<file path="flow/config.mk">
export PLATFORM = sky130hd
export DESIGN_NAME = caesar_cipher
export DESIGN_NICKNAME = caesar_cipher
export VERILOG_FILES = /design/flow/design.v
export SDC_FILE = /design/flow/constraint.sdc
export NUM_CORES = 4
export LEC_CHECK = 0
export CAP_MARGIN = 20
export CORE_MARGIN = 2
export CORE_UTILIZATION = 67
export HOLD_SLACK_MARGIN = -0.08
export SLEW_MARGIN = 20
</file>
<file path="flow/constraint.sdc">
create_clock -name core_clock -period 10.7 [get_ports {clk}]
set_input_delay 2.1400 -clock core_clock [delete_from_list [all_inputs] [get_ports {clk}]]
set_output_delay 2.1400 -clock core_clock [all_outputs]
set_load 0.01 [all_outputs]
</file>
<file path="flow/design.v">
module caesar_cipher (
   input            clk
  ,input            rst_n
  ,input            ptxt_valid  
  ,input            mode  
  ,input            key_shift_dir_1  
  ,input            key_shift_dir_3  
  ,input      [4:0] key_shift_num_1  
  ,input      [4:0] key_shift_num_3  
  ,input      [7:0] ptxt_char
  ,output reg [7:0] ctxt_char
  ,output reg       err_invalid_key_shift_num
  ,output reg       err_invalid_ptxt_char
  ,output reg       ctx_ready
);
  localparam NUL_CHAR = 8'h00;
  localparam UPPERCASE_A_CHAR = 8'h41;
  localparam UPPERCASE_Z_CHAR = 8'h5A;
  localparam LOWERCASE_A_CHAR = 8'h61;
  localparam LOWERCASE_Z_CHAR = 8'h7A;
  wire       ptxt_char_is_uppercase_letter;
  wire       ptxt_char_is_lowercase_letter;
  wire       ptxt_char_is_letter;
  wire	     err_invalid_key_shift_num_wire;
  wire 	     err_invalid_ptxt_char_wire;
  wire  [4:0] key_shift_num_x;  
  reg  [7:0] sub_letter;
  assign err_invalid_key_shift_num_wire = key_shift_num_1 > 26 || key_shift_num_3 > 26 || key_shift_num_1==key_shift_num_3;
  assign ptxt_char_is_uppercase_letter = (ptxt_char >= UPPERCASE_A_CHAR) &&
                                         (ptxt_char <= UPPERCASE_Z_CHAR);
  assign ptxt_char_is_lowercase_letter = (ptxt_char >= LOWERCASE_A_CHAR) &&
                                         (ptxt_char <= LOWERCASE_Z_CHAR);
  assign ptxt_char_is_letter = ptxt_char_is_uppercase_letter ||
                               ptxt_char_is_lowercase_letter;
  assign err_invalid_ptxt_char_wire = !ptxt_char_is_letter;
  assign key_shift_num_x = (key_shift_num_1 + key_shift_num_3) < 27 ?  (key_shift_num_1 + key_shift_num_3) :  (key_shift_num_1 + key_shift_num_3)  -  5'b11011;
  always @ (*)
    if(!mode) begin  
        if(!key_shift_dir_1 && !key_shift_dir_3) begin
            sub_letter = ptxt_char + {3'b000, key_shift_num_1} + {3'b000, key_shift_num_x} + {3'b000, key_shift_num_3};
            if(ptxt_char_is_uppercase_letter && (sub_letter > UPPERCASE_Z_CHAR))begin
                sub_letter -= 8'h1A;
				if(sub_letter > UPPERCASE_Z_CHAR)begin
					sub_letter -= 8'h1A;
					if(sub_letter > UPPERCASE_Z_CHAR)
						sub_letter -= 8'h1A;
						else 
							sub_letter = sub_letter;
				end
				else 
					sub_letter = sub_letter;
			end 
			else sub_letter = sub_letter;
            if(ptxt_char_is_lowercase_letter && (sub_letter > LOWERCASE_Z_CHAR))begin
                sub_letter -= 8'h1A;
				 if(sub_letter > LOWERCASE_Z_CHAR)begin
					sub_letter -= 8'h1A;
					if(sub_letter > LOWERCASE_Z_CHAR)
						sub_letter -= 8'h1A;
					else 
						sub_letter = sub_letter;
				end
				 else 
					sub_letter = sub_letter;
			end
			else
				sub_letter = sub_letter;
        end
        else if(!key_shift_dir_1 && key_shift_dir_3) begin
            sub_letter = ptxt_char + {3'b000, key_shift_num_1} - {3'b000, key_shift_num_x} - {3'b000, key_shift_num_3};
            if(ptxt_char_is_uppercase_letter && (sub_letter > UPPERCASE_Z_CHAR))begin
                sub_letter -= 8'h1A;
                if(sub_letter > UPPERCASE_Z_CHAR)
                    sub_letter -= 8'h1A;
                else
                    sub_letter = sub_letter;
            end
            else if(ptxt_char_is_lowercase_letter && (sub_letter > LOWERCASE_Z_CHAR))begin
                sub_letter -= 8'h1A;
                if(sub_letter > LOWERCASE_Z_CHAR)
                    sub_letter -= 8'h1A;
                else
                    sub_letter = sub_letter;
            end
            else if(ptxt_char_is_uppercase_letter && (sub_letter < UPPERCASE_A_CHAR)) begin
                sub_letter += 8'h1A;
                if(sub_letter < UPPERCASE_A_CHAR)
                    sub_letter += 8'h1A;
                else
                    sub_letter = sub_letter;
            end
            else if(ptxt_char_is_lowercase_letter && (sub_letter < LOWERCASE_A_CHAR))begin
                sub_letter += 8'h1A;
                if(sub_letter < LOWERCASE_A_CHAR)
                    sub_letter += 8'h1A;
                else
                    sub_letter = sub_letter;
			end
			else 
				sub_letter = sub_letter;
        end
        else if(key_shift_dir_1 && !key_shift_dir_3) begin
            sub_letter = ptxt_char - {3'b000, key_shift_num_1} - {3'b000, key_shift_num_x} + {3'b000, key_shift_num_3};
            if(ptxt_char_is_uppercase_letter && (sub_letter > UPPERCASE_Z_CHAR))begin
                sub_letter -= 8'h1A;
                if(sub_letter > UPPERCASE_Z_CHAR)
                    sub_letter -= 8'h1A;
                else
                    sub_letter = sub_letter;
            end
            else if(ptxt_char_is_lowercase_letter && (sub_letter > LOWERCASE_Z_CHAR))begin
                sub_letter -= 8'h1A;
                if(sub_letter > LOWERCASE_Z_CHAR)
                    sub_letter -= 8'h1A;
                else
                    sub_letter = sub_letter;
            end
            else if(ptxt_char_is_uppercase_letter && (sub_letter < UPPERCASE_A_CHAR))begin
                sub_letter += 8'h1A;
                if(sub_letter < UPPERCASE_A_CHAR)
                    sub_letter += 8'h1A;
                else
                    sub_letter = sub_letter;
            end
            else if(ptxt_char_is_lowercase_letter && (sub_letter < LOWERCASE_A_CHAR))begin
                sub_letter += 8'h1A;
                if(sub_letter < LOWERCASE_A_CHAR)
                    sub_letter += 8'h1A;
                else
                    sub_letter = sub_letter;
            end
			else 
				sub_letter = sub_letter;
        end
		else if(key_shift_dir_1 && key_shift_dir_3) begin
            sub_letter = ptxt_char - {3'b000, key_shift_num_1} + {3'b000, key_shift_num_x} - {3'b000, key_shift_num_3};
            if(ptxt_char_is_uppercase_letter && (sub_letter < UPPERCASE_A_CHAR))begin
                sub_letter += 8'h1A;
				 if((sub_letter < UPPERCASE_A_CHAR))
					sub_letter += 8'h1A;
				else
					sub_letter = sub_letter;
			end
			else
				sub_letter = sub_letter;
            if(ptxt_char_is_lowercase_letter && (sub_letter < LOWERCASE_A_CHAR))begin
                sub_letter += 8'h1A;
				  if((sub_letter < LOWERCASE_A_CHAR))
					sub_letter += 8'h1A;
				  else
					sub_letter = sub_letter;
			end
			else
				sub_letter = sub_letter;
        end
		else
			sub_letter = NUL_CHAR;
    end
    else begin  
        if(!key_shift_dir_1 && !key_shift_dir_3) begin
            sub_letter = ptxt_char - {3'b000, key_shift_num_1} - {3'b000, key_shift_num_x} - {3'b000, key_shift_num_3};
            if(ptxt_char_is_uppercase_letter && (sub_letter < UPPERCASE_A_CHAR || sub_letter > 200))begin
                sub_letter += 8'h1A;
				 if(sub_letter < UPPERCASE_A_CHAR  || sub_letter > 200)begin
					sub_letter += 8'h1A;
					if(sub_letter < UPPERCASE_A_CHAR  || sub_letter > 200 )
						sub_letter += 8'h1A;
					else
						sub_letter = sub_letter;
				end
				else
					sub_letter = sub_letter;
			end
			else
				sub_letter = sub_letter;
            if(ptxt_char_is_lowercase_letter && (sub_letter < LOWERCASE_A_CHAR))begin
                sub_letter += 8'h1A;
				if(sub_letter < LOWERCASE_A_CHAR)begin
					sub_letter += 8'h1A;
					if(sub_letter < LOWERCASE_A_CHAR)
						sub_letter += 8'h1A;
					else
						sub_letter = sub_letter;
				end
				else
					sub_letter = sub_letter;
			end
			else
				sub_letter = sub_letter;			
        end
        else if(!key_shift_dir_1 && key_shift_dir_3) begin
            sub_letter = ptxt_char - {3'b000, key_shift_num_1} + {3'b000, key_shift_num_x} + {3'b000, key_shift_num_3};
            if(ptxt_char_is_uppercase_letter && (sub_letter > UPPERCASE_Z_CHAR))begin
                sub_letter -= 8'h1A;
                if(sub_letter > UPPERCASE_Z_CHAR)
                    sub_letter -= 8'h1A;
                else
                    sub_letter = sub_letter;
            end
            else if(ptxt_char_is_lowercase_letter && (sub_letter > LOWERCASE_Z_CHAR))begin
                sub_letter -= 8'h1A;
                if(sub_letter > LOWERCASE_Z_CHAR)
                    sub_letter -= 8'h1A;
                else
                    sub_letter = sub_letter;
            end
            else if(ptxt_char_is_uppercase_letter && (sub_letter < UPPERCASE_A_CHAR))begin
                sub_letter += 8'h1A;
                if(sub_letter < UPPERCASE_A_CHAR)
                    sub_letter += 8'h1A;
                else
                    sub_letter = sub_letter;
            end
            else if(ptxt_char_is_lowercase_letter && (sub_letter < LOWERCASE_A_CHAR))begin
                sub_letter += 8'h1A;
                if(sub_letter < LOWERCASE_A_CHAR)
                    sub_letter += 8'h1A;
                else
                    sub_letter = sub_letter;
            end
			else
				sub_letter = sub_letter;
        end
        else if(key_shift_dir_1 && !key_shift_dir_3) begin
            sub_letter = ptxt_char + {3'b000, key_shift_num_1} + {3'b000, key_shift_num_x} - {3'b000, key_shift_num_3};
            if(ptxt_char_is_uppercase_letter && (sub_letter > UPPERCASE_Z_CHAR))begin
                sub_letter -= 8'h1A;
                if(sub_letter > UPPERCASE_Z_CHAR)
                    sub_letter -= 8'h1A;
                else
                    sub_letter = sub_letter;
            end
            else if(ptxt_char_is_lowercase_letter && (sub_letter > LOWERCASE_Z_CHAR))begin
                sub_letter -= 8'h1A;
                if(sub_letter > LOWERCASE_Z_CHAR)
                    sub_letter -= 8'h1A;
                else
                    sub_letter = sub_letter;
            end
            else if(ptxt_char_is_uppercase_letter && (sub_letter < UPPERCASE_A_CHAR))begin
                sub_letter += 8'h1A;
                if(sub_letter < UPPERCASE_A_CHAR)
                    sub_letter += 8'h1A;
                else
                    sub_letter = sub_letter;
            end
            else if(ptxt_char_is_lowercase_letter && (sub_letter < LOWERCASE_A_CHAR))begin
                sub_letter += 8'h1A;
                if(sub_letter < LOWERCASE_A_CHAR)
                    sub_letter += 8'h1A;
                else
                    sub_letter = sub_letter;
            end
			else
				sub_letter = sub_letter;
        end
        else if(key_shift_dir_1 && key_shift_dir_3) begin
            sub_letter = ptxt_char + {3'b000, key_shift_num_1} - {3'b000, key_shift_num_x} + {3'b000, key_shift_num_3};
             if(ptxt_char_is_uppercase_letter && (sub_letter > UPPERCASE_Z_CHAR))begin
                sub_letter -= 8'h1A;
				if((sub_letter > UPPERCASE_Z_CHAR))
					sub_letter -= 8'h1A;
				else
					sub_letter = sub_letter;
			end
			else
				sub_letter = sub_letter;
            if(ptxt_char_is_lowercase_letter && (sub_letter > LOWERCASE_Z_CHAR))begin
                sub_letter -= 8'h1A;
				 if((sub_letter > LOWERCASE_Z_CHAR))
					sub_letter -= 8'h1A;
				 else
					sub_letter = sub_letter;
			end
			else
				sub_letter = sub_letter;
        end
		else
			sub_letter = NUL_CHAR;
    end
  always @ (posedge clk or negedge rst_n)
    if(!rst_n)begin
      ctx_ready <= 1'b0;
      ctxt_char <= NUL_CHAR;
      err_invalid_key_shift_num <= 1'b0;
	  err_invalid_ptxt_char <=1'b0;
	  end
    else if(err_invalid_ptxt_char_wire || err_invalid_key_shift_num_wire || !ptxt_valid) begin
      ctx_ready <= 1'b0;
      ctxt_char <= NUL_CHAR;
	  err_invalid_key_shift_num <= 1'b1;
	  err_invalid_ptxt_char <=1'b1;
	  end
    else begin
      ctx_ready <= 1'b1;
      ctxt_char <= sub_letter;
	  err_invalid_key_shift_num <= 1'b0;
	  err_invalid_ptxt_char <=1'b0;
	  end
endmodule
</file>
<file path="flow/run.sh">
#!/bin/bash
# the make line also repeats each setting of config.mk as NAME=value (left out here)
make -C /OpenROAD-flow-scripts/flow DESIGN_CONFIG=/design/flow/config.mk WORK_HOME=/design/flow/orfs CLKGATE_MAP_FILE= finish
</file>
==> Slide: Implementation Results, run 1 <==
Key Metrics from the Run

Run
  – OpenROAD warning count: 132
  – Max cap viols: 1

Critical path
  – Critical Path Slowest Stage Cell: or4_4
  – WP data required: 10,760 ps
  – WS Path Type: input pin to flop
  – Crit-path max cell delay: 570 ps
  – Critical Path Fanout Max: 8
  – Worst Setup EP: ctxt_char[4]$_DFF_PN0_
  – Most used cell, CP: ha_4
  – WP buf/inv: 4
  – CP delay by family, top: AND-OR/OR-AND gates
  – Critical path origin: key_shift_num_3[0]
  – Worst setup EP type: flop
  – Startpoint Class: input pin
  – Critical path depth: 43
  – Critical Path AT: 11,260 ps

Final timing
  – Worst slew margin: -9.894%
  – Final hold vios: 0
  – Final setup TNS: -2971 ps
  – Cycle use final: 104.7%
  – Final setup violation count: 7
  – Slew Limit Fails: 2
  – Worst slew pin tran: 1634 ps
  – WHS: 2229 ps
  – Fmax: 89.28 MHz
  – RSZ-0062 raised after global routing: true
  – Setup ws final: -500.5 ps
  – Min Tclk post-route: 11,200 ps

Yosys
  – YS warnings: 1
  – Yosys top cell by instances: nor2_1
  – Mean Syn Cell Area: 6.859 sq um
  – Post-Synth Simple-Gate Area: 27.60%
  – Number of enable flip-flop cells: 0
  – Synth Area in Compound Gates: 33.59%
  – Yosys stat cell total: 2,302
  – Distinct cell type count after synthesis: 129
  – Sequential element share of the synthesized area: 1.585%
  – Synth flops: 10
  – Synth area leaders: ha_1, xnor2_1, a21oi_1
  – Cell type with the largest total area: ha_1
  – Mapped Area: 15,790 sq um
  – Yosys top cell area share: 13.47%
  – Primary FF master, synth: dfrtp_1
  – Post-Syn Instances: 2,302
  – Post-synth top cells: nor2_1, nand2_1, a21oi_1
  – Fa+ha+maj area frac: 15.50%
  – XOR/XNOR Area Share: 12.06%
  – Main logic family after synthesis: AND-OR/OR-AND gates
  – Mux area share: 3.875%
  – Number of nets at floorplan: 2,511
  – Async set-reset flop share out of synthesis: 100.0%
  – Area reported by Yosys stat: 15,790 sq um

Clock network
  – Clock Path Buffers: 2
  – Worst-path clk slew: 40 ps
  – Hold Buf Count CTS: 0
  – CTS root buf: clkbuf_16
  – CTS tree: yes
  – CTS sink count: 10
  – H-tree depth: 1
  – CTS buffer count: 3

Outcome
  – Failing Checks: max-capacitance violations, max-slew violations, negative setup slack
  – Outcome: complete, but fails checks

Detailed routing
  – Vias/cell: 7.355
  – Number of DRC markers in iteration 0: 3,575
  – DR pass1 iterations: 13
  – WL/cell: 24.05 um
  – Final WL: 72,120 um
  – ANT nets after route: 0
  – Residual DRC: 0
  – Via Count: 22,058

Die
  – Starting density of the core: 67.67%
  – Core Rows: 56
  – Die Width: 157.5 um
  – Die area: 24,810 sq um
  – I/O pin count: 35
  – CORE AREA: 23,330 sq um
  – Die Y: 157.5 um

Cells and area
  – Design Area, Final: 20,620 sq um
  – Nets: 2,889
  – Post-layout util: 88.36%
  – P&R area growth vs syn: 30.57%
  – # fillers: 1,244

Global route
  – GRT overflow: 0
  – Largest net degree at the start of global routing: 33
  – Vias in the first global route: 19,352
  – Initial antenna violation count: 4
  – Global-route wire length before repair: 95,410 um
  – Gr usage total: 47.13%

Place
  – GPL Wtd Cong: 1.035
  – Post-DP Area: 19,230 sq um
  – Port bufs: 34
  – DPL Wire Length: 46,890 um

Worst hold path
  – Hold crit path type: input pin to async pin
-- layout make-up --
type                            count  area, sq um  share of cell area [%]
Multi-Input combinational cell   2071        15770                   76.48
Timing Repair Buffer              462         3615                   17.53
Inverter                          131        498.0                   2.415
Tap cell                          319        399.1                   1.936
Antenna cell                        2        5.005                 0.02427
Timing Repair inverter              1        7.507                 0.03641
Sequential cell                    10        250.2                   1.214
Clock buffer                        3        75.07                  0.3641
-- through the flow --
| step | setup WS [ps] | cells |
|---|---|---|
| after global placement | -522.8 | 2952 |
| after detailed placement | -827.3 | 2952 |
| final | -500.5 | 2999 |
| after CTS | 0.6564 | 2977 |
| after floorplan | 30.26 | 2302 |
| after global routing | -623.5 | 2997 |
-- repair_timing --
action / CTS / global route
cloned: 1 / 0
pin swaps: 50 / 72
gates resized: 83 / 125
setup buffers: 21 / 21
setup endpoints to repair: 7 / 7
-- layer usage --
layer	wire length [um]	track usage (%)	share of wire (%)	up-vias
met5	47	0	0.065	-
met4	7703	33.12	11	4
met3	10310	11.92	14	807
met2	29730	75.09	41	2098
met1	24320	55.23	34	9880
li1	-	-	-	9269
==> run 2: changes to the inputs <==
CTS_CLUSTER_SIZE = 95   (was unset)
HOLD_SLACK_MARGIN = unset   (was -0.08)
clock period = 15.6 ns   (was 10.7 ns; I/O delays follow)
==> Slide: Implementation Results, run 2 <==
Key Metrics from the Run

Critical path
  – Most used cell, CP: ha_1
  – WP data required: 15,690 ps
  – CP delay by family, top: AND-OR/OR-AND gates
  – Critical path depth: 45
  – Critical Path AT: 14,770 ps
  – Worst setup EP type: flop
  – Worst Setup EP: ctxt_char[1]$_DFF_PN0_
  – WS Path Type: input pin to flop
  – Critical Path Fanout Max: 14
  – Startpoint Class: input pin
  – Critical path origin: key_shift_num_3[0]
  – Critical Path Slowest Stage Cell: o31ai_1
  – WP buf/inv: 4
  – Crit-path max cell delay: 520 ps

Yosys
  – Number of nets at floorplan: 2,511
  – Main logic family after synthesis: AND-OR/OR-AND gates
  – Synth flops: 10
  – Distinct cell type count after synthesis: 129
  – Number of enable flip-flop cells: 0
  – Yosys top cell by instances: nor2_1
  – Post-Syn Instances: 2,302
  – Post-Synth Simple-Gate Area: 27.60%
  – Yosys stat cell total: 2,302
  – Cell type with the largest total area: ha_1
  – Synth Area in Compound Gates: 33.59%
  – Yosys top cell area share: 13.47%
  – YS warnings: 1
  – Mapped Area: 15,790 sq um
  – Synth area leaders: ha_1, xnor2_1, a21oi_1
  – Sequential element share of the synthesized area: 1.585%
  – Async set-reset flop share out of synthesis: 100.0%
  – Primary FF master, synth: dfrtp_1
  – Post-synth top cells: nor2_1, nand2_1, a21oi_1
  – Area reported by Yosys stat: 15,790 sq um
  – XOR/XNOR Area Share: 12.06%
  – Fa+ha+maj area frac: 15.50%
  – Mean Syn Cell Area: 6.859 sq um
  – Mux area share: 3.875%

Clock network
  – Worst-path clk slew: 50 ps
  – CTS sink count: 10
  – CTS tree: yes
  – H-tree depth: 1
  – Postcts setup bufs: 0
  – Clock Path Buffers: 2
  – Hold Buf Count CTS: 0
  – CTS resizes: 0
  – CTS root buf: clkbuf_16
  – CTS buffer count: 3

Final timing
  – Min Tclk post-route: 14,680 ps
  – WHS: 3241 ps
  – Setup ws final: 917.2 ps
  – Final setup violation count: 0
  – Fmax: 68.11 MHz
  – Final setup TNS: 0 ps
  – RSZ-0062 raised after global routing: false
  – Cycle use final: 94.12%
  – Worst slew pin tran: 1249 ps
  – Worst slew margin: 16.53%
  – Slew Limit Fails: 0
  – Final hold vios: 0

Cells and area
  – Comb. cell area: 14,670 sq um
  – Nets: 2,490
  – # fillers: 2,023
  – Post-layout util: 70.58%
  – Design Area, Final: 16,470 sq um
  – Register area: 250.2 sq um
  – P&R area growth vs syn: 4.295%
  – Final instance count without filler cells: 2,599

Global route
  – Gr usage total: 43.11%
  – Largest net degree at the start of global routing: 33
  – Global-route wire length before repair: 86,770 um
  – GRT overflow: 0
  – Initial antenna violation count: 0
  – Vias in the first global route: 16,554

Detailed routing
  – Vias/cell: 7.126
  – # diodes: 0
  – Number of DRC markers in iteration 0: 2,628
  – Via Count: 18,520
  – DR pass1 iterations: 9
  – ANT nets after route: 0
  – Final WL: 55,380 um
  – Residual DRC: 0
  – WL/cell: 21.31 um

Run
  – OpenROAD warning count: 131
  – Max cap viols: 0

Die
  – Die area: 24,810 sq um
  – Starting density of the core: 67.67%
  – CORE AREA: 23,330 sq um
  – Die Y: 157.5 um
  – I/O pin count: 35
  – Die Width: 157.5 um
  – Core Rows: 56

Place
  – Post-DP Area: 16,340 sq um
  – GPL Wtd Cong: 0.9946
  – Pre-CTS setup slack: 930.2 ps
  – Port bufs: 34
  – Dpl cells: 2,595
  – DPL Wire Length: 43,810 um

Outcome
  – Outcome: complete, no violations

Worst hold path
  – Hold crit path type: input pin to async pin
-- run 2: layer usage --
metal | part of all wire, % | GRT usage, % | routed length [um]
met5 | 0 | 0 | 0
met1 | 41 | 57.30 | 22430
met3 | 10 | 6.360 | 5773
met2 | 43 | 67.23 | 23760
met4 | 6.2 | 22.86 | 3413
-- run 2: layout make-up --
type / count / share of cell area (%)
clock buffers: 4 / 0.5394
repair buffers: 64 / 3.434
flip-flops and latches: 10 / 1.520
inverters: 131 / 2.986
well taps: 319 / 2.424
multi-input cells: 2071 / 89.10
==> run 3: changes to the inputs <==
ABC_AREA = 1   (was unset)
CORE_UTILIZATION = 72   (was 67)
CTS_CLUSTER_DIAMETER = 97   (was unset)
CTS_CLUSTER_SIZE = 13   (was 95)
GPL_ROUTABILITY_DRIVEN = 0   (was unset)
PLACE_DENSITY_LB_ADDON = 0.14   (was unset)
SETUP_SLACK_MARGIN = 0.45   (was unset)
clock period = 3.91 ns   (was 15.6 ns; I/O delays follow)
==> Slide: Implementation Results, run 3 <==
Run Summary

Die
  – Die Y: 143.6 um
  – Die area: 20,630 sq um
  – Starting density of the core: 72.83%
  – I/O pin count: 35
  – Die Width: 143.6 um
  – CORE AREA: 19,270 sq um
  – Core Rows: 51

Yosys
  – Mux area share: 0.07131%
  – Area reported by Yosys stat: 14,040 sq um
  – YS warnings: 1
  – Synth area leaders: nand2_1, ha_1, inv_1
  – Yosys top cell area share: 19.12%
  – Main logic family after synthesis: simple AND/OR/NAND/NOR gates
  – Post-synth top cells: nand2_1, inv_1, nand3_1
  – Post-Synth Simple-Gate Area: 44.47%
  – Async set-reset flop share out of synthesis: 100.0%
  – Number of enable flip-flop cells: 0
  – XOR/XNOR Area Share: 7.943%
  – Mean Syn Cell Area: 5.610 sq um
  – Yosys top cell by instances: nand2_1
  – Synth flops: 10
  – Number of nets at floorplan: 2,711
  – Distinct cell type count after synthesis: 69
  – Fa+ha+maj area frac: 17.29%
  – Cell type with the largest total area: nand2_1
  – Yosys stat cell total: 2,502
  – Mapped Area: 14,040 sq um
  – Sequential element share of the synthesized area: 1.783%
  – Post-Syn Instances: 2,502
  – Primary FF master, synth: dfrtp_1
  – Synth Area in Compound Gates: 17.40%

Outcome
  – Outcome: stopped before the end
  – Stop stage: detailed placement
  – Stop Error: [ERROR DPL-0038] Utilization greater than 100%, impossible to legalize

Place
  – Port bufs: 34
-- run 3: through the flow --
| step | cell area, sq um | std cells |
|---|---|---|
| after floorplan | 14260 | 2502 |
| after global placement | 20220 | 3494 |
==> run 4: changes to the inputs <==
ABC_AREA = unset   (was 1)
CORE_UTILIZATION = 70   (was 72)
CTS_CLUSTER_DIAMETER = unset   (was 97)
CTS_CLUSTER_SIZE = 35   (was 13)
GPL_ROUTABILITY_DRIVEN = unset   (was 0)
PLACE_DENSITY_LB_ADDON = unset   (was 0.14)
SETUP_SLACK_MARGIN = unset   (was 0.45)
clock period = 5.6 ns   (was 3.91 ns; I/O delays follow)
==> Slide: Implementation Results, run 4 <==
Run Summary

Outcome
  – Outcome: stopped before the end
  – Stop Error: [ERROR DPL-0038] Utilization greater than 100%, impossible to legalize
  – Stop stage: detailed placement

Yosys
  – Distinct cell type count after synthesis: 129
  – Synth area leaders: ha_1, xnor2_1, a21oi_1
  – Mux area share: 3.875%
  – Post-Syn Instances: 2,302
  – Post-Synth Simple-Gate Area: 27.60%
  – Area reported by Yosys stat: 15,790 sq um
  – Number of enable flip-flop cells: 0
  – Yosys top cell area share: 13.47%
  – Cell type with the largest total area: ha_1
  – Fa+ha+maj area frac: 15.50%
  – XOR/XNOR Area Share: 12.06%
  – Mean Syn Cell Area: 6.859 sq um
  – Number of nets at floorplan: 2,511
  – Primary FF master, synth: dfrtp_1
  – Async set-reset flop share out of synthesis: 100.0%
  – Sequential element share of the synthesized area: 1.585%
  – Post-synth top cells: nor2_1, nand2_1, a21oi_1
  – Synth Area in Compound Gates: 33.59%
  – Synth flops: 10
  – YS warnings: 1
  – Yosys stat cell total: 2,302
  – Yosys top cell by instances: nor2_1
  – Mapped Area: 15,790 sq um
  – Main logic family after synthesis: AND-OR/OR-AND gates

Die
  – Die Width: 154.2 um
  – Die area: 23,770 sq um
  – CORE AREA: 21,960 sq um
  – Starting density of the core: 71.91%
  – I/O pin count: 35
  – Core Rows: 54
  – Die Y: 154.2 um

Place
  – GPL Wtd Cong: 1.137
  – Port bufs: 34
run 4: through the flow:
stage	worst slack, ps	area, sq um	TNS [ps]
2_1_floorplan	-3717	16420	-25240
3_3_place_gp	-4277	23740	-29020
==> run 5: changes to the inputs <==
ABC_AREA = 1   (was unset)
CORE_ASPECT_RATIO = 0.5   (was unset)
CORE_UTILIZATION = 45   (was 70)
CTS_CLUSTER_DIAMETER = 103   (was unset)
CTS_CLUSTER_SIZE = 100   (was 35)
GPL_ROUTABILITY_DRIVEN = 0   (was unset)
HOLD_SLACK_MARGIN = 0.3   (was unset)
PLACE_DENSITY_LB_ADDON = 0.08   (was unset)
TNS_END_PERCENT = 10   (was unset)
clock period = 14.0 ns   (was 5.6 ns; I/O delays follow)
==> Slide: Implementation Results, run 5 <==
Key Metrics from the Run

Critical path
  – Critical path depth: 45
  – Critical Path AT: 12,130 ps
  – Critical path origin: key_shift_num_3[0]
  – WP buf/inv: 6
  – Crit-path max cell delay: 730 ps
  – Most used cell, CP: nand2_1
  – WP data required: 14,170 ps
  – Critical Path Fanout Max: 10
  – Startpoint Class: input pin
  – WS Path Type: input pin to flop
  – Worst Setup EP: ctxt_char[2]$_DFF_PN0_
  – CP delay by family, top: adder cells
  – Critical Path Slowest Stage Cell: clkdlybuf4s50_1
  – Worst setup EP type: flop

Yosys
  – Post-Syn Instances: 2,502
  – Fa+ha+maj area frac: 17.29%
  – Synth flops: 10
  – Number of nets at floorplan: 2,711
  – Sequential element share of the synthesized area: 1.783%
  – Synth area leaders: nand2_1, ha_1, inv_1
  – XOR/XNOR Area Share: 7.943%
  – Mapped Area: 14,040 sq um
  – Main logic family after synthesis: simple AND/OR/NAND/NOR gates
  – YS warnings: 1
  – Yosys top cell area share: 19.12%
  – Primary FF master, synth: dfrtp_1
  – Distinct cell type count after synthesis: 69
  – Cell type with the largest total area: nand2_1
  – Yosys top cell by instances: nand2_1
  – Post-Synth Simple-Gate Area: 44.47%
  – Mean Syn Cell Area: 5.610 sq um
  – Yosys stat cell total: 2,502
  – Post-synth top cells: nand2_1, inv_1, nand3_1
  – Area reported by Yosys stat: 14,040 sq um
  – Number of enable flip-flop cells: 0
  – Mux area share: 0.07131%
  – Synth Area in Compound Gates: 17.40%
  – Async set-reset flop share out of synthesis: 100.0%

Detailed routing
  – DR pass1 iterations: 5
  – Number of DRC markers in iteration 0: 1,428
  – Final WL: 45,800 um
  – Via Count: 15,852
  – Residual DRC: 0
  – Vias/cell: 5.368
  – WL/cell: 15.51 um
  – ANT nets after route: 0
  – # diodes: 0

Clock network
  – Worst-path clk slew: 40 ps
  – CTS resizes: 0
  – Postcts setup bufs: 0
  – CTS root buf: clkbuf_16
  – CTS tree: yes
  – CTS buffer count: 3
  – Clock Path Buffers: 2
  – H-tree depth: 1
  – Hold Buf Count CTS: 0
  – CTS sink count: 10

Run
  – OpenROAD warning count: 129
  – Max cap viols: 0

Place
  – Dpl cells: 2,950
  – Port bufs: 34
  – Pre-CTS setup slack: 1839 ps
  – Post-DP Area: 14,880 sq um
  – DPL Wire Length: 39,050 um

Final timing
  – Final setup TNS: 0 ps
  – Final setup violation count: 0
  – Worst slew margin: 39.85%
  – Slew Limit Fails: 0
  – Cycle use final: 85.37%
  – Final hold vios: 0
  – Setup ws final: 2048 ps
  – Min Tclk post-route: 11,950 ps
  – Worst slew pin tran: 892.9 ps
  – WHS: 2909 ps
  – RSZ-0062 raised after global routing: false
  – Fmax: 83.67 MHz

Die
  – Die Y: 128.9 um
  – I/O pin count: 35
  – Die Width: 253.8 um
  – Core Rows: 45
  – Die area: 32,710 sq um
  – CORE AREA: 30,520 sq um
  – Starting density of the core: 45.99%

Global route
  – Global-route wire length before repair: 72,510 um
  – Vias in the first global route: 13,861
  – Initial antenna violation count: 0
  – Gr usage total: 27.53%
  – GRT overflow: 0
  – Largest net degree at the start of global routing: 13

Cells and area
  – Nets: 2,741
  – Register area: 250.2 sq um
  – Final instance count without filler cells: 2,953
  – Post-layout util: 49.01%
  – P&R area growth vs syn: 6.552%
  – Design Area, Final: 14,960 sq um
  – Comb. cell area: 12,240 sq um
  – # fillers: 3,324

Outcome
  – Outcome: complete, no violations

Worst hold path
  – Hold crit path type: input pin to async pin
run 5: layer usage:
metal | wire, um | share of wire (%) | vias up | global-route usage [%]
met2 | 17640 | 39 | 527 | 40.00
met1 | 23280 | 51 | 7087 | 42.28
met4 | 676 | 1.5 | 0 | 4.394
met5 | 0 | 0 | - | 0
li1 | - | - | 8186 | -
met3 | 4199 | 9.2 | 52 | 4.795
run 5: layout make-up:
type | count | share of cell area, %
tap | 423 | 3.539
timing repair buffer | 40 | 2.577
sequential | 10 | 1.673
multi-input combinational | 2085 | 81.82
clock buffer | 3 | 0.5020
inverter | 392 | 9.889
==> run 6: changes to the inputs <==
ABC_AREA = unset   (was 1)
CAP_MARGIN = 15   (was 20)
CELL_PAD_IN_SITES_DETAIL_PLACEMENT = 0   (was unset)
CELL_PAD_IN_SITES_GLOBAL_PLACEMENT = 0   (was unset)
CORE_ASPECT_RATIO = unset   (was 0.5)
CORE_UTILIZATION = 67   (was 45)
CTS_CLUSTER_DIAMETER = 60   (was 103)
CTS_CLUSTER_SIZE = unset   (was 100)
GPL_ROUTABILITY_DRIVEN = unset   (was 0)
GPL_TIMING_DRIVEN = 1   (was unset)
HOLD_SLACK_MARGIN = unset   (was 0.3)
MIN_ROUTING_LAYER = met1   (was unset)
PLACE_DENSITY_LB_ADDON = 0.1   (was 0.08)
TNS_END_PERCENT = 65   (was 10)
clock period = 12.1 ns   (was 14.0 ns; I/O delays follow)
==> Slide: Implementation Results, run 6 <==
Key Metrics from the Run

Detailed routing
  – Vias/cell: 6.999
  – DR pass1 iterations: 7
  – WL/cell: 20.76 um
  – Final WL: 56,090 um
  – ANT nets after route: 0
  – Via Count: 18,910
  – Number of DRC markers in iteration 0: 2,544
  – Residual DRC: 0

Yosys
  – Yosys top cell by instances: nor2_1
  – Area reported by Yosys stat: 15,790 sq um
  – Cell type with the largest total area: ha_1
  – Primary FF master, synth: dfrtp_1
  – Synth area leaders: ha_1, xnor2_1, a21oi_1
  – Number of nets at floorplan: 2,511
  – Post-synth top cells: nor2_1, nand2_1, a21oi_1
  – Distinct cell type count after synthesis: 129
  – Fa+ha+maj area frac: 15.50%
  – Post-Syn Instances: 2,302
  – Main logic family after synthesis: AND-OR/OR-AND gates
  – Mux area share: 3.875%
  – Sequential element share of the synthesized area: 1.585%
  – Mapped Area: 15,790 sq um
  – YS warnings: 1
  – XOR/XNOR Area Share: 12.06%
  – Yosys stat cell total: 2,302
  – Mean Syn Cell Area: 6.859 sq um
  – Post-Synth Simple-Gate Area: 27.60%
  – Synth Area in Compound Gates: 33.59%
  – Number of enable flip-flop cells: 0
  – Yosys top cell area share: 13.47%
  – Async set-reset flop share out of synthesis: 100.0%
  – Synth flops: 10

Die
  – Die area: 24,810 sq um
  – Core Rows: 56
  – Die Y: 157.5 um
  – Die Width: 157.5 um
  – I/O pin count: 35
  – Starting density of the core: 67.67%
  – CORE AREA: 23,330 sq um

Final timing
  – Final setup violation count: 0
  – Min Tclk post-route: 11,630 ps
  – Worst slew pin tran: 1237 ps
  – Slew Limit Fails: 0
  – Final hold vios: 0
  – Final setup TNS: 0 ps
  – RSZ-0062 raised after global routing: false
  – Fmax: 85.98 MHz
  – Cycle use final: 96.12%
  – Worst slew margin: 16.94%
  – WHS: 2506 ps
  – Setup ws final: 469.1 ps

Clock network
  – CTS buffer count: 3
  – Clock Path Buffers: 2
  – CTS tree: yes
  – H-tree depth: 1
  – CTS sink count: 10
  – Worst-path clk slew: 40 ps
  – CTS root buf: clkbuf_16

Global route
  – Global-route wire length before repair: 86,260 um
  – Initial antenna violation count: 1
  – Vias in the first global route: 16,814
  – Gr usage total: 42.60%
  – GRT overflow: 0
  – Largest net degree at the start of global routing: 33

Critical path
  – Worst Setup EP: ctxt_char[3]$_DFF_PN0_
  – Critical Path Fanout Max: 8
  – Critical path depth: 40
  – Startpoint Class: input pin
  – Critical Path Slowest Stage Cell: clkdlybuf4s50_1
  – WP buf/inv: 4
  – Worst setup EP type: flop
  – Critical path origin: key_shift_num_1[2]
  – Critical Path AT: 11,750 ps
  – Crit-path max cell delay: 570 ps
  – Most used cell, CP: xor2_1
  – CP delay by family, top: simple AND/OR/NAND/NOR gates
  – WP data required: 12,220 ps
  – WS Path Type: input pin to flop

Place
  – Pre-CTS setup slack: -450.8 ps
  – DPL Wire Length: 44,120 um
  – Port bufs: 34
  – GPL Wtd Cong: 1.096

Cells and area
  – P&R area growth vs syn: 11.37%
  – # fillers: 1,915
  – Post-layout util: 75.37%
  – Nets: 2,592

Outcome
  – Outcome: complete, no violations

Run
  – Max cap viols: 0
  – OpenROAD warning count: 129

Worst hold path
  – Hold crit path type: input pin to async pin
==> run 6: per-layer routing <==
layer | share of wire, % | track usage [%]
met5 | 0 | 0
met2 | 43 | 68.06
met4 | 6.1 | 22.34
met1 | 40 | 54.92
met3 | 11 | 7.048
==> run 6: area by class of cell <==
class                   count  area (sq um)  area share (%)
clock buffers               3         75.07          0.4269
well taps                 319         399.1           2.270
diodes                      2         5.005         0.02846
multi-input cells        2071         15020           85.41
repair buffers            166          1345           7.649
inverters                 131         491.7           2.796
flip-flops and latches     10         250.2           1.423
==> run 6: repair_timing <==
action	in CTS	in global routing
setup buffers	0	11
endpoints found under the setup margin	7	7
hold buffers	0	0
gates resized	6	86
pin swaps	1	17
==> run 6: through the flow <==
step                      cell area [sq um]  cells
after global routing                  17580   2701
after detailed placement              17030   2686
after CTS                             17130   2689
after global placement                17030   2686
final                                 17590   2702
after floorplan                       15800   2302
==> run 7: changes to the inputs <==
ABC_AREA = 1   (was unset)
CELL_PAD_IN_SITES_GLOBAL_PLACEMENT = 3   (was 0)
CORE_ASPECT_RATIO = 1.42   (was unset)
CORE_UTILIZATION = 24   (was 67)
CTS_CLUSTER_DIAMETER = 313   (was 60)
GPL_ROUTABILITY_DRIVEN = 1   (was unset)
HOLD_SLACK_MARGIN = 0.13   (was unset)
MAX_ROUTING_LAYER = met5   (was unset)
PLACE_DENSITY_LB_ADDON = 0.22   (was 0.1)
SETUP_SLACK_MARGIN = -0.49   (was unset)
TNS_END_PERCENT = 95   (was 65)
clock period = 7.77 ns   (was 12.1 ns; I/O delays follow)
==> Slide: Implementation Results, run 7 <==
Key Metrics from the Run

Outcome
  – Outcome: complete, but fails checks
  – Failing Checks: negative setup slack

Yosys
  – Sequential element share of the synthesized area: 1.783%
  – Post-Synth Simple-Gate Area: 44.47%
  – Fa+ha+maj area frac: 17.29%
  – Async set-reset flop share out of synthesis: 100.0%
  – Primary FF master, synth: dfrtp_1
  – Main logic family after synthesis: simple AND/OR/NAND/NOR gates
  – Post-Syn Instances: 2,502
  – Number of nets at floorplan: 2,711
  – Area reported by Yosys stat: 14,040 sq um
  – Yosys top cell by instances: nand2_1
  – Post-synth top cells: nand2_1, inv_1, nand3_1
  – Mux area share: 0.07131%
  – Synth Area in Compound Gates: 17.40%
  – Synth flops: 10
  – Cell type with the largest total area: nand2_1
  – Number of enable flip-flop cells: 0
  – Distinct cell type count after synthesis: 69
  – XOR/XNOR Area Share: 7.943%
  – Yosys top cell area share: 19.12%
  – Yosys stat cell total: 2,502
  – Mapped Area: 14,040 sq um
  – YS warnings: 1
  – Synth area leaders: nand2_1, ha_1, inv_1
  – Mean Syn Cell Area: 5.610 sq um

Final timing
  – Fmax: 122.4 MHz
  – Final hold vios: 0
  – Cycle use final: 105.1%
  – Setup ws final: -399.6 ps
  – Worst slew margin: 47.19%
  – WHS: 1708 ps
  – Final setup violation count: 7
  – Worst slew pin tran: 787.6 ps
  – RSZ-0062 raised after global routing: true
  – Min Tclk post-route: 8170 ps
  – Slew Limit Fails: 0

Die
  – Die Y: 292.2 um
  – I/O pin count: 35
  – CORE AREA: 57,810 sq um
  – Die area: 60,460 sq um
  – Starting density of the core: 24.28%
  – Die Width: 206.9 um
  – Core Rows: 105

Run
  – OpenROAD warning count: 131
  – Max cap viols: 0

Cells and area
  – Design Area, Final: 22,830 sq um
  – Comb. cell area: 13,580 sq um
  – Register area: 250.2 sq um
  – Nets: 3,538
  – P&R area growth vs syn: 62.68%
  – # fillers: 6,336

Critical path
  – Most used cell, CP: nand2_2
  – WP buf/inv: 9
  – Startpoint Class: input pin
  – Critical path origin: key_shift_num_3[0]
  – Critical Path Slowest Stage Cell: fa_2
  – Critical path depth: 54
  – Critical Path Fanout Max: 6
  – Worst Setup EP: ctxt_char[3]$_DFF_PN0_
  – WP data required: 7910 ps
  – Critical Path AT: 8310 ps
  – CP delay by family, top: simple AND/OR/NAND/NOR gates
  – WS Path Type: input pin to flop
  – Crit-path max cell delay: 500 ps
  – Worst setup EP type: flop

Clock network
  – Clock Path Buffers: 2
  – CTS root buf: clkbuf_16
  – Hold Buf Count CTS: 0
  – CTS sink count: 10
  – Worst-path clk slew: 50 ps
  – H-tree depth: 1
  – CTS tree: yes
  – CTS buffer count: 3

Global route
  – GRT overflow: 0
  – Vias in the first global route: 18,369
  – Gr usage total: 19.95%
  – Initial antenna violation count: 0
  – Global-route wire length before repair: 95,910 um
  – Largest net degree at the start of global routing: 15

Detailed routing
  – WL/cell: 15.27 um
  – Vias/cell: 4.550
  – # diodes: 0
  – Via Count: 18,550
  – Residual DRC: 0
  – Final WL: 62,250 um
  – Number of DRC markers in iteration 0: 689
  – ANT nets after route: 0
  – DR pass1 iterations: 5

Place
  – DPL Wire Length: 54,530 um
  – Port bufs: 34
  – Pre-CTS setup slack: -1473 ps
  – Post-DP Area: 21,120 sq um
  – GPL Wtd Cong: 0.9200

Worst hold path
  – Hold crit path type: input pin to async pin
## run 7: repair_timing
action                     in CTS  in global routing
resized                        60                287
pin swaps                      20                109
setup endpoints to repair       7                  7
gates cloned                    0                  0
setup buffers                   7                 38
## run 7: stage by stage
stage               TNS, ps  cells  util [%]
floorplan             -2834   2502         -
global placement      -9239   4043     36.54
detailed placement   -10040   4043     36.54
CTS                   -6106   4052     37.11
global route          -5543   4077     39.50
finish                -2543   4077     39.50
## run 7: cell type report
class | count | area share (%)
multi-input cells | 2085 | 59.48
well taps | 749 | 4.104
inverters | 392 | 6.542
repair buffers | 837 | 28.38
clock buffers | 4 | 0.3890
flip-flops and latches | 10 | 1.096
## run 7: metal layers
| layer | vias to the layer above | wire (um) | track usage, % |
|---|---|---|---|
| met5 | - | 0 | 0 |
| met4 | 0 | 1541 | 3.857 |
| met3 | 57 | 1026 | 0.6696 |
| met2 | 204 | 33590 | 39.62 |
| met1 | 8524 | 26090 | 23.19 |
| li1 | 9765 | - | - |
==> run 8: changes to the inputs <==
ABC_AREA = 0   (was 1)
CAP_MARGIN = 0   (was 15)
CELL_PAD_IN_SITES_GLOBAL_PLACEMENT = unset   (was 3)
CORE_ASPECT_RATIO = 1.15   (was 1.42)
CORE_MARGIN = 4   (was 2)
CORE_UTILIZATION = 68   (was 24)
CTS_CLUSTER_DIAMETER = 189   (was 313)
CTS_CLUSTER_SIZE = 97   (was unset)
GPL_TIMING_DRIVEN = 0   (was 1)
HOLD_SLACK_MARGIN = 0.22   (was 0.13)
MAX_ROUTING_LAYER = met4   (was met5)
PLACE_DENSITY_LB_ADDON = unset   (was 0.22)
SETUP_SLACK_MARGIN = unset   (was -0.49)
SLEW_MARGIN = 35   (was 20)
TNS_END_PERCENT = unset   (was 95)
clock period = 14.0 ns   (was 7.77 ns; I/O delays follow)
==> Slide: Implementation Results, run 8 <==
Key Metrics from the Run

Place
  – Pre-CTS setup slack: -1947 ps
  – Port bufs: 31
  – GPL Wtd Cong: 1.035
  – DPL Wire Length: 42,430 um

Outcome
  – Outcome: complete, no violations

Cells and area
  – Nets: 2,553
  – P&R area growth vs syn: 7.361%

Critical path
  – WS Path Type: input pin to flop
  – Critical Path Slowest Stage Cell: clkdlybuf4s50_1
  – Critical Path AT: 13,600 ps
  – WP buf/inv: 5
  – CP delay by family, top: AND-OR/OR-AND gates
  – Crit-path max cell delay: 770 ps
  – WP data required: 14,120 ps
  – Worst Setup EP: ctxt_char[1]$_DFF_PN0_
  – Critical path origin: key_shift_num_3[3]
  – Most used cell, CP: ha_1
  – Startpoint Class: input pin
  – Critical path depth: 44
  – Critical Path Fanout Max: 12
  – Worst setup EP type: flop

Yosys
  – Async set-reset flop share out of synthesis: 100.0%
  – Mux area share: 3.875%
  – Yosys top cell area share: 13.47%
  – XOR/XNOR Area Share: 12.06%
  – Synth flops: 10
  – Main logic family after synthesis: AND-OR/OR-AND gates
  – Post-Synth Simple-Gate Area: 27.60%
  – Post-synth top cells: nor2_1, nand2_1, a21oi_1
  – Synth Area in Compound Gates: 33.59%
  – Primary FF master, synth: dfrtp_1
  – Mean Syn Cell Area: 6.859 sq um
  – Post-Syn Instances: 2,302
  – Synth area leaders: ha_1, xnor2_1, a21oi_1
  – Number of nets at floorplan: 2,511
  – Sequential element share of the synthesized area: 1.585%
  – Number of enable flip-flop cells: 0
  – Yosys stat cell total: 2,302
  – Mapped Area: 15,790 sq um
  – YS warnings: 1
  – Yosys top cell by instances: nor2_1
  – Cell type with the largest total area: ha_1
  – Distinct cell type count after synthesis: 129
  – Fa+ha+maj area frac: 15.50%
  – Area reported by Yosys stat: 15,790 sq um

Final timing
  – Worst slew margin: 32.74%
  – Final setup violation count: 0
  – Worst slew pin tran: 1009 ps
  – Final hold vios: 0
  – Slew Limit Fails: 0
  – Setup ws final: 522.1 ps
  – Fmax: 74.20 MHz
  – Min Tclk post-route: 13,480 ps
  – Cycle use final: 96.27%

Detailed routing
  – ANT nets after route: 0
  – # diodes: 0
  – Residual DRC: 0
  – Via Count: 18,482
  – Number of DRC markers in iteration 0: 2,141
  – Vias/cell: 6.980
  – Final WL: 53,740 um
  – DR pass1 iterations: 8
  – WL/cell: 20.30 um

Die
  – Core Rows: 59
  – Starting density of the core: 69.45%
  – Die Width: 150.1 um
  – CORE AREA: 22,740 sq um
  – I/O pin count: 35
  – Die Y: 171.4 um
  – Die area: 25,730 sq um

Run
  – OpenROAD warning count: 131
  – Max cap viols: 0

Clock network
  – Worst-path clk slew: 40 ps
  – H-tree depth: 1
  – CTS root buf: clkbuf_16
  – CTS buffer count: 3
  – CTS sink count: 10
  – Clock Path Buffers: 2
  – CTS tree: yes

Global route
  – Vias in the first global route: 16,888
  – Initial antenna violation count: 0
  – Gr usage total: 40.84%
  – Largest net degree at the start of global routing: 13
  – GRT overflow: 0
  – Global-route wire length before repair: 84,930 um

Worst hold path
  – Hold crit path type: input pin to async pin
==> run 8: what timing repair did <==
item,CTS,global route
hold buffers,0,0
endpoints found under the hold margin,0,0
pin swaps,1,4
resized,23,31
setup endpoints to repair,7,7
setup buffers,1,8
==> run 8: metal layers <==
metal / up-vias / GRT usage (%) / wire length (um)
li1: 8593 / - / -
met1: 8504 / 49.94 / 20390
met2: 1133 / 65.86 / 23940
met3: 252 / 5.744 / 5751
met4: 0 / 20.49 / 3667
met5: - / - / 0
==> run 8: area by class of cell <==
class | instances | area, sq um
inverter | 131 | 491.7
timing repair buffer | 41 | 387.9
fill | 1909 | 5784
buffer | 86 | 415.4
sequential | 10 | 250.2
tap | 305 | 381.6
multi-input combinational | 2071 | 14940
clock buffer | 4 | 88.84
==> run 8: metrics by stage <==
stage / utilization [%] / TNS [ps] / area, sq um / instances / hold WS [ps]
4_1_cts: 73.55 / 0 / 16720 / 2641 / 2880
3_5_place_dp: 72.79 / -11970 / 16550 / 2638 / 3120
5_1_grt: 74.56 / -108.4 / 16950 / 2648 / 2912
6_report: 74.56 / 0 / 16950 / 2648 / 2872
2_1_floorplan: - / 0 / 15790 / 2302 / 2504
3_3_place_gp: 72.49 / -10970 / 16480 / 2638 / 3112
==> run 9: changes to the inputs <==
ABC_AREA = 1   (was 0)
CAP_MARGIN = 15   (was 0)
CELL_PAD_IN_SITES_GLOBAL_PLACEMENT = 0   (was unset)
CORE_ASPECT_RATIO = unset   (was 1.15)
CORE_MARGIN = 2   (was 4)
CORE_UTILIZATION = 71   (was 68)
CTS_CLUSTER_DIAMETER = 60   (was 189)
CTS_CLUSTER_SIZE = 27   (was 97)
GPL_ROUTABILITY_DRIVEN = unset   (was 1)
GPL_TIMING_DRIVEN = 1   (was 0)
HOLD_SLACK_MARGIN = 0.3   (was 0.22)
MAX_ROUTING_LAYER = unset   (was met4)
PLACE_DENSITY_LB_ADDON = 0.1   (was unset)
SLEW_MARGIN = 20   (was 35)
TNS_END_PERCENT = 65   (was unset)
clock period = 8.04 ns   (was 14.0 ns; I/O delays follow)
==> Slide: Implementation Results, run 9 <==
Run Summary

Outcome
  – Stop stage: clock tree synthesis
  – Outcome: stopped before the end
  – Stop Error: [ERROR DPL-0033] detailed placement checks failed during check placement.

Yosys
  – Mean Syn Cell Area: 5.610 sq um
  – Primary FF master, synth: dfrtp_1
  – Cell type with the largest total area: nand2_1
  – Synth flops: 10
  – Area reported by Yosys stat: 14,040 sq um
  – Async set-reset flop share out of synthesis: 100.0%
  – Sequential element share of the synthesized area: 1.783%
  – Number of nets at floorplan: 2,711
  – Distinct cell type count after synthesis: 69
  – Yosys top cell by instances: nand2_1
  – Post-synth top cells: nand2_1, inv_1, nand3_1
  – Number of enable flip-flop cells: 0
  – YS warnings: 1
  – Post-Synth Simple-Gate Area: 44.47%
  – Mapped Area: 14,040 sq um
  – Yosys stat cell total: 2,502
  – Fa+ha+maj area frac: 17.29%
  – XOR/XNOR Area Share: 7.943%
  – Main logic family after synthesis: simple AND/OR/NAND/NOR gates
  – Post-Syn Instances: 2,502
  – Synth area leaders: nand2_1, ha_1, inv_1
  – Synth Area in Compound Gates: 17.40%
  – Yosys top cell area share: 19.12%
  – Mux area share: 0.07131%

Die
  – Die Y: 144.6 um
  – Core Rows: 51
  – Starting density of the core: 72.12%
  – CORE AREA: 19,460 sq um
  – I/O pin count: 35
  – Die Width: 144.6 um
  – Die area: 20,910 sq um

Place
  – DPL Wire Length: 49,500 um
  – Dpl cells: 3,219
  – GPL Wtd Cong: 1.108
  – Port bufs: 34
  – Post-DP Area: 18,020 sq um
[run 9: through the flow]
| step | hold WS [ps] | setup WS [ps] | TNS (ps) |
|---|---|---|---|
| detailed placement | 1931 | -1182 | -8093 |
| global placement | 1935 | -514.4 | -3432 |
| floorplan | 1312 | -3.478 | -3.478 |
==> run 10: changes to the inputs <==
ABC_AREA = unset   (was 1)
CAP_MARGIN = 20   (was 15)
CELL_PAD_IN_SITES_DETAIL_PLACEMENT = unset   (was 0)
CELL_PAD_IN_SITES_GLOBAL_PLACEMENT = unset   (was 0)
CORE_UTILIZATION = 65   (was 71)
CTS_CLUSTER_DIAMETER = 59   (was 60)
CTS_CLUSTER_SIZE = unset   (was 27)
GPL_TIMING_DRIVEN = unset   (was 1)
HOLD_SLACK_MARGIN = unset   (was 0.3)
MAX_ROUTING_LAYER = met4   (was unset)
MIN_ROUTING_LAYER = unset   (was met1)
PLACE_DENSITY_LB_ADDON = unset   (was 0.1)
SETUP_SLACK_MARGIN = 3.28   (was unset)
TNS_END_PERCENT = unset   (was 65)
clock period = 11.2 ns   (was 8.04 ns; I/O delays follow)
==> Slide: Implementation Results, run 10 <==
Run Summary

Outcome
  – Outcome: stopped before the end
  – Stop stage: global routing

Die
  – Die Width: 159.9 um
  – Starting density of the core: 65.50%
  – Die Y: 159.9 um
  – Die area: 25,560 sq um
  – I/O pin count: 35
  – CORE AREA: 24,110 sq um
  – Core Rows: 57

Place
  – Pre-CTS setup slack: -276.3 ps
  – GPL Wtd Cong: 1.130
  – Port bufs: 34
  – DPL Wire Length: 44,690 um

Clock network
  – Hold Buf Count CTS: 0
  – CTS buffer count: 3
  – Clock Path Buffers: 2
  – H-tree depth: 1
  – CTS root buf: clkbuf_16
  – CTS sink count: 10

Yosys
  – Cell type with the largest total area: ha_1
  – Number of nets at floorplan: 2,511
  – Synth area leaders: ha_1, xnor2_1, a21oi_1
  – Yosys stat cell total: 2,302
  – Mux area share: 3.875%
  – Synth flops: 10
  – Yosys top cell by instances: nor2_1
  – Main logic family after synthesis: AND-OR/OR-AND gates
  – Mapped Area: 15,790 sq um
  – Async set-reset flop share out of synthesis: 100.0%
  – Post-Syn Instances: 2,302
  – Post-synth top cells: nor2_1, nand2_1, a21oi_1
  – Distinct cell type count after synthesis: 129
  – Primary FF master, synth: dfrtp_1
  – Fa+ha+maj area frac: 15.50%
  – XOR/XNOR Area Share: 12.06%
  – YS warnings: 1
  – Synth Area in Compound Gates: 33.59%
  – Post-Synth Simple-Gate Area: 27.60%
  – Mean Syn Cell Area: 6.859 sq um
  – Number of enable flip-flop cells: 0
  – Sequential element share of the synthesized area: 1.585%
  – Yosys top cell area share: 13.47%
  – Area reported by Yosys stat: 15,790 sq um
## run 10: through the flow
step                hold WS, ps  instance area [sq um]  cells
floorplan                  1944                  16420   2302
global placement           2605                  18260   2780
detailed placement         2600                  18260   2780
CTS                        2351                  19400   2839
## run 10: repair_timing
| item | 4_1_cts |
|---|---|
| setup endpoints to repair | 7 |
| pin swaps | 79 |
| resized | 157 |
| setup buffers | 55 |
| gates cloned | 0 |
==> run 11: changes to the inputs <==
CELL_PAD_IN_SITES_GLOBAL_PLACEMENT = 3   (was unset)
CORE_MARGIN = 8   (was 2)
CORE_UTILIZATION = 40   (was 65)
CTS_CLUSTER_DIAMETER = 339   (was 59)
GPL_TIMING_DRIVEN = 0   (was unset)
MAX_ROUTING_LAYER = met5   (was met4)
PLACE_DENSITY_LB_ADDON = 0.1   (was unset)
SETUP_SLACK_MARGIN = unset   (was 3.28)
SLEW_MARGIN = 0   (was 20)
clock period = 14.0 ns   (was 11.2 ns; I/O delays follow)
==> Slide: Implementation Results, run 11 <==
Key Metrics from the Run

Yosys
  – Number of enable flip-flop cells: 0
  – Synth area leaders: ha_1, xnor2_1, a21oi_1
  – Number of nets at floorplan: 2,511
  – Yosys top cell area share: 13.47%
  – Post-Synth Simple-Gate Area: 27.60%
  – Synth flops: 10
  – Yosys stat cell total: 2,302
  – Mux area share: 3.875%
  – Cell type with the largest total area: ha_1
  – Async set-reset flop share out of synthesis: 100.0%
  – Fa+ha+maj area frac: 15.50%
  – Mean Syn Cell Area: 6.859 sq um
  – Area reported by Yosys stat: 15,790 sq um
  – Primary FF master, synth: dfrtp_1
  – Sequential element share of the synthesized area: 1.585%
  – Main logic family after synthesis: AND-OR/OR-AND gates
  – Post-Syn Instances: 2,302
  – Yosys top cell by instances: nor2_1
  – Post-synth top cells: nor2_1, nand2_1, a21oi_1
  – XOR/XNOR Area Share: 12.06%
  – Distinct cell type count after synthesis: 129
  – YS warnings: 1
  – Mapped Area: 15,790 sq um
  – Synth Area in Compound Gates: 33.59%

Global route
  – Gr usage total: 24.01%
  – Largest net degree at the start of global routing: 13
  – Met3 GRT Util: 1.142%
  – Grt met2 use: 39.34%
  – Initial antenna violation count: 0
  – GRT overflow: 0
  – Global-route wire length before repair: 92,150 um
  – Met1 usage in global routing: 34.12%
  – GR peak layer: met2
  – Vias in the first global route: 16,249

Final timing
  – Final setup TNS: 0 ps
  – Worst slew margin: 19.48%
  – Fmax: 74.36 MHz
  – Final setup violation count: 0
  – WHS: 2896 ps
  – Worst slew pin tran: 1199 ps
  – Slew Limit Fails: 0
  – Cycle use final: 96.06%
  – Min Tclk post-route: 13,450 ps
  – Final hold vios: 0

Clock network
  – Clock Path Buffers: 2
  – H-tree depth: 1
  – CTS root buf: clkbuf_16
  – Worst-path clk slew: 40 ps
  – Hold Buf Count CTS: 0
  – CTS buffer count: 3
  – CTS tree: yes
  – CTS sink count: 10

Die
  – Die area: 46,090 sq um
  – Core Rows: 72
  – CORE AREA: 38,830 sq um
  – Die Y: 214.7 um
  – I/O pin count: 35
  – Die Width: 214.7 um
  – Starting density of the core: 40.67%

Detailed routing
  – WL/cell: 20.53 um
  – Vias/cell: 6.125
  – Number of DRC markers in iteration 0: 1,532
  – Via Count: 17,634
  – Residual DRC: 0
  – Final WL: 59,100 um
  – # diodes: 0
  – DR pass1 iterations: 6
  – ANT nets after route: 0

Critical path
  – WS Path Type: input pin to flop
  – WP data required: 14,090 ps
  – Most used cell, CP: ha_1
  – Critical path depth: 44
  – Startpoint Class: input pin
  – WP buf/inv: 4
  – Critical Path Slowest Stage Cell: or4_4
  – Critical path origin: key_shift_num_1[0]
  – Crit-path max cell delay: 610 ps
  – Worst Setup EP: ctxt_char[1]$_DFF_PN0_
  – Critical Path AT: 13,540 ps
  – Worst setup EP type: flop
  – Critical Path Fanout Max: 10
  – CP delay by family, top: AND-OR/OR-AND gates

Run
  – OpenROAD warning count: 130
  – Max cap viols: 0

Place
  – GPL Wtd Cong: 0.9077
  – DPL Wire Length: 48,270 um
  – Port bufs: 31

Outcome
  – Outcome: complete, no violations

Cells and area
  – P&R area growth vs syn: 9.081%
  – Post-layout util: 44.36%
  – Nets: 2,571

Worst hold path
  – Hold crit path type: input pin to async pin
==> run 11: timing repair <==
action / 4_1_cts / 5_1_grt
endpoints found under the hold margin: 0 / 0
buffers inserted: 2 / 14
pin swaps: 1 / 10
gates resized: 22 / 33
setup endpoints to repair: 7 / 7
==> run 11: per-layer routing <==
layer,share of wire (%),routed length (um),up-vias
met2,45,26640,545
met5,0,0,-
met1,47,27960,8372
met4,2.7,1623,0
li1,-,-,8639
met3,4.9,2873,78
==> run 11: cell type report <==
type / count / area (sq um)
inverter: 131 / 491.7
fill: 4120 / 21600
buffer: 86 / 414.1
timing repair buffer: 59 / 518.0
tap: 518 / 648.1
clock buffer: 4 / 88.84
sequential: 10 / 250.2
multi-input combinational: 2071 / 14810
==> run 11: metrics by stage <==
stage	cell area [sq um]	std cells	setup slack, ps
floorplan	15790	2302	1285
global placement	16750	2851	-2279
detailed placement	16820	2860	-2276
CTS	16980	2862	11.08
global route	17220	2879	-10.38
finish	17220	2879	551.6
